Setup of rev 12:
## ALUUnit
module ALUUnit(clock, ALUOp, funct, a, b, result, zero, carryOut);
	input clock;
	input [1:0] ALUOp;
	input [5:0] funct;
	input [31:0] a, b;
	output reg [31:0] result;
	output reg zero, carryOut;
	reg [1:0] aluOpQ;
	reg [5:0] functQ;
	reg [31:0] aQ, bQ;
	wire [2:0] operation;
	wire [31:0] aluResult;
	wire aluZero, aluCarry;
	ALUControl ctl(operation, aluOpQ, functQ);
	ALU32Bit alu(aluZero, aluCarry, aluResult, aQ, bQ, operation);
	always @(posedge clock)
	begin
		aluOpQ <= ALUOp;
		functQ <= funct;
		aQ <= a;
		bQ <= b;
		result <= aluResult;
		zero <= aluZero;
		if (operation == 3'd2 || operation == 3'd6)
			carryOut <= aluCarry;
	end
endmodule
make LEC_CHECK=0 ABC_AREA=1 CAP_MARGIN=0 CORE_ASPECT_RATIO=0.5 CORE_MARGIN=8 CORE_UTILIZATION=48 CTS_CLUSTER_DIAMETER=231 CTS_CLUSTER_SIZE=98 GPL_TIMING_DRIVEN=1 MAX_ROUTING_LAYER=met4 PLACE_DENSITY_LB_ADDON=0.13 SLEW_MARGIN=20 TNS_END_PERCENT=10 finish   # period 6.93 ns
run.sh (not shown) runs the stock make flow with config.mk's settings and CLKGATE_MAP_FILE=.
#### Input delta (rev 13 over rev 12)
--- a/flow/config.mk
+++ b/flow/config.mk
@@ -6,5 +6,5 @@
 export NUM_CORES = 4
 export LEC_CHECK = 0
-export ABC_AREA = 1
+export ABC_AREA = 0
 export CAP_MARGIN = 0
 export CORE_ASPECT_RATIO = 0.5
@@ -16,4 +16,5 @@
 export MAX_ROUTING_LAYER = met4
 export PLACE_DENSITY_LB_ADDON = 0.13
+export SETUP_SLACK_MARGIN = 1.92
 export SLEW_MARGIN = 20
 export TNS_END_PERCENT = 10
[summary]
- Total internal power sits lower in rev 13 than in rev 12.
- | clock power | rev 13 vs rev 12 | better |
- [compare] base=rev 12 new=rev 13: routability congestion estimate has decreased, overall power of the completed layout has decreased.
- Across both runs, logic gate share of total power was lower for rev 13 than for rev 12.
- Density: rev 13 denser than rev 12
- The width of the chip number comes out lower for rev 13 vs rev 12.
- Rev 12 → rev 13: worst path setup slack after routing moved down, total vias in the final route went down, simple-gate share of the synthesized area now smaller, portion of the clock cycle consumed by the worst path in the final layout has increased.

== v42 ==
ALUUnit again, from the RTL that the note above started with.
Settings: LEC_CHECK=0, ABC_AREA=1, CAP_MARGIN=0, CORE_MARGIN=7, CORE_UTILIZATION=72, CTS_CLUSTER_SIZE=72, GPL_TIMING_DRIVEN=1, MAX_ROUTING_LAYER=met4, SETUP_SLACK_MARGIN=-0.3, SLEW_MARGIN=20, TNS_END_PERCENT=10; clock period 3.8 ns.
v42: done, clean on timing, DRC and antenna
### v42 -> v24
# v42
export LEC_CHECK = 0
export ABC_AREA = 1
export CAP_MARGIN = 0
export CORE_MARGIN = 7
export CORE_UTILIZATION = 72
export CTS_CLUSTER_SIZE = 72
export GPL_TIMING_DRIVEN = 1
export MAX_ROUTING_LAYER = met4
export SETUP_SLACK_MARGIN = -0.3
export SLEW_MARGIN = 20
export TNS_END_PERCENT = 10
create_clock -name core_clock -period 3.8 [get_ports {clock}]
# v24
export LEC_CHECK = 0
export CAP_MARGIN = 20
export CORE_MARGIN = 2
export CORE_UTILIZATION = 66
export SLEW_MARGIN = 20
create_clock -name core_clock -period 4.36 [get_ports {clock}]
==> comparison <==
- From v42 to v24 the numbers moved as follows: headroom to the max-slew limit saw a decrease; number of buffer and inverter instances along the worst setup path lost 1; final critical path time including I/O delays and setup +1010 ps; total length of routed wires saw a decrease; design area has decreased.
- Relative to v42, synthesized chip area reported by yosys has gone down in v24.
- Between v24 and v42, it is v24 whose sequential group share of total power is higher, by 4.9 points.
- Summary of v24 over v42: register fraction of the total cell area climbed 3.7 points, number of rows in the core area dropped about 5%.
- The higher relative contribution of the clock network to total power of v42 and v24 is in v42.
Relative to v24, the following input files were edited for v44:
# v24
export LEC_CHECK = 0
export CAP_MARGIN = 20
export CORE_MARGIN = 2
export CORE_UTILIZATION = 66
export SLEW_MARGIN = 20
create_clock -name core_clock -period 4.36 [get_ports {clock}]
# v44
export LEC_CHECK = 0
export CAP_MARGIN = 20
export CORE_MARGIN = 2
export CORE_UTILIZATION = 70
export CTS_CLUSTER_DIAMETER = 121
export CTS_CLUSTER_SIZE = 36
export SLEW_MARGIN = 20
create_clock -name core_clock -period 3.74 [get_ports {clock}]
==> comparison <==
- v44 -> stages 100% | layout checks FAIL | setup timing
- v24: no failed stages, no open violations at the end
- Multi-input combinational cell area (higher): v44
- Cell area: v24 and v44 compared, higher one is v44
- Count of inserted tapcells went down by a few percent going from v24 to v44.
- v24 consumes less power than v44.
- Higher net switching share of the total power was reported by v24, not v44.
- Portion of total power attributed to the clock network up 1.2 points in v44 wrt v24
- Compound-gate portion of the synthesized area of v44 is on par with v24.
- Comparing number of cells upsized or downsized after cts for v24 and v44, the bigger number came from v44.
- Power per standard cell area (v44 vs. v24) increases by more than 10%
- Wire: v44 routes more than v24
For v36, these inputs were changed with respect to v44:
# v44
export LEC_CHECK = 0
export CAP_MARGIN = 20
export CORE_MARGIN = 2
export CORE_UTILIZATION = 70
export CTS_CLUSTER_DIAMETER = 121
export CTS_CLUSTER_SIZE = 36
export SLEW_MARGIN = 20
create_clock -name core_clock -period 3.74 [get_ports {clock}]
# v36
export LEC_CHECK = 0
export CAP_MARGIN = 20
export CORE_MARGIN = 2
export CORE_UTILIZATION = 45
export SETUP_SLACK_MARGIN = 0.7
export SLEW_MARGIN = 20
create_clock -name core_clock -period 2.42 [get_ports {clock}]
==> comparison <==
- As for a clean layout from v36 and v44, there is none.
- Status v36: flow complete, layout not clean - setup timing
- The flow for v44 finished, though final verification flagged setup timing.
- Delta (v36 minus v44): number of fill cells increased about 150%; post-place setup slack shows a reduction of 1010 ps; routed wire length now larger.
- Relative to v44, clock power share decreased by 0.3 points in v36.
- Synthesis-to-layout area growth (v36 over v44): increase, 42 points
Input changes introduced in v53 (baseline for comparison: v36):
# v36
export LEC_CHECK = 0
export CAP_MARGIN = 20
export CORE_MARGIN = 2
export CORE_UTILIZATION = 45
export SETUP_SLACK_MARGIN = 0.7
export SLEW_MARGIN = 20
create_clock -name core_clock -period 2.42 [get_ports {clock}]
# v53
export LEC_CHECK = 0
export ABC_AREA = 1
export CAP_MARGIN = 20
export CORE_MARGIN = 2
export CORE_UTILIZATION = 66
export SLEW_MARGIN = 20
create_clock -name core_clock -period 4.24 [get_ports {clock}]
- Of the two values seen for heaviest power group, combinational logic was produced by v36 and sequential cells by v53.
- For v53, the path class of the lowest-slack min-delay path was register to register, unlike v36, where it was primary input to register.
- v36 vs v53, launching instance or port of the critical path: bQ[2]$_DFF_P_ vs bQ[0]$_DFF_P_
- Between v53 and v36, it is v53 whose layout buffer count excluding clock buffers is lower, by 331.
- v53: done, clean on timing, DRC and antenna
- Nothing crashed in v36 and all stages finished; the problem is that the final layout failed, the offending checks being setup timing.
- Run comparison: v53 standard cell with the maximum stage delay on the critical path fa_1; v36 standard cell with the maximum stage delay on the critical path or4_1
- Looking only at clock share of power, and setting everything else aside, the higher value of v36 and v53 goes to v53.
- v53 vs v36 on number of global-route vias before repair: v53 is the higher one.
Power is estimated from default activity; no workload was simulated.
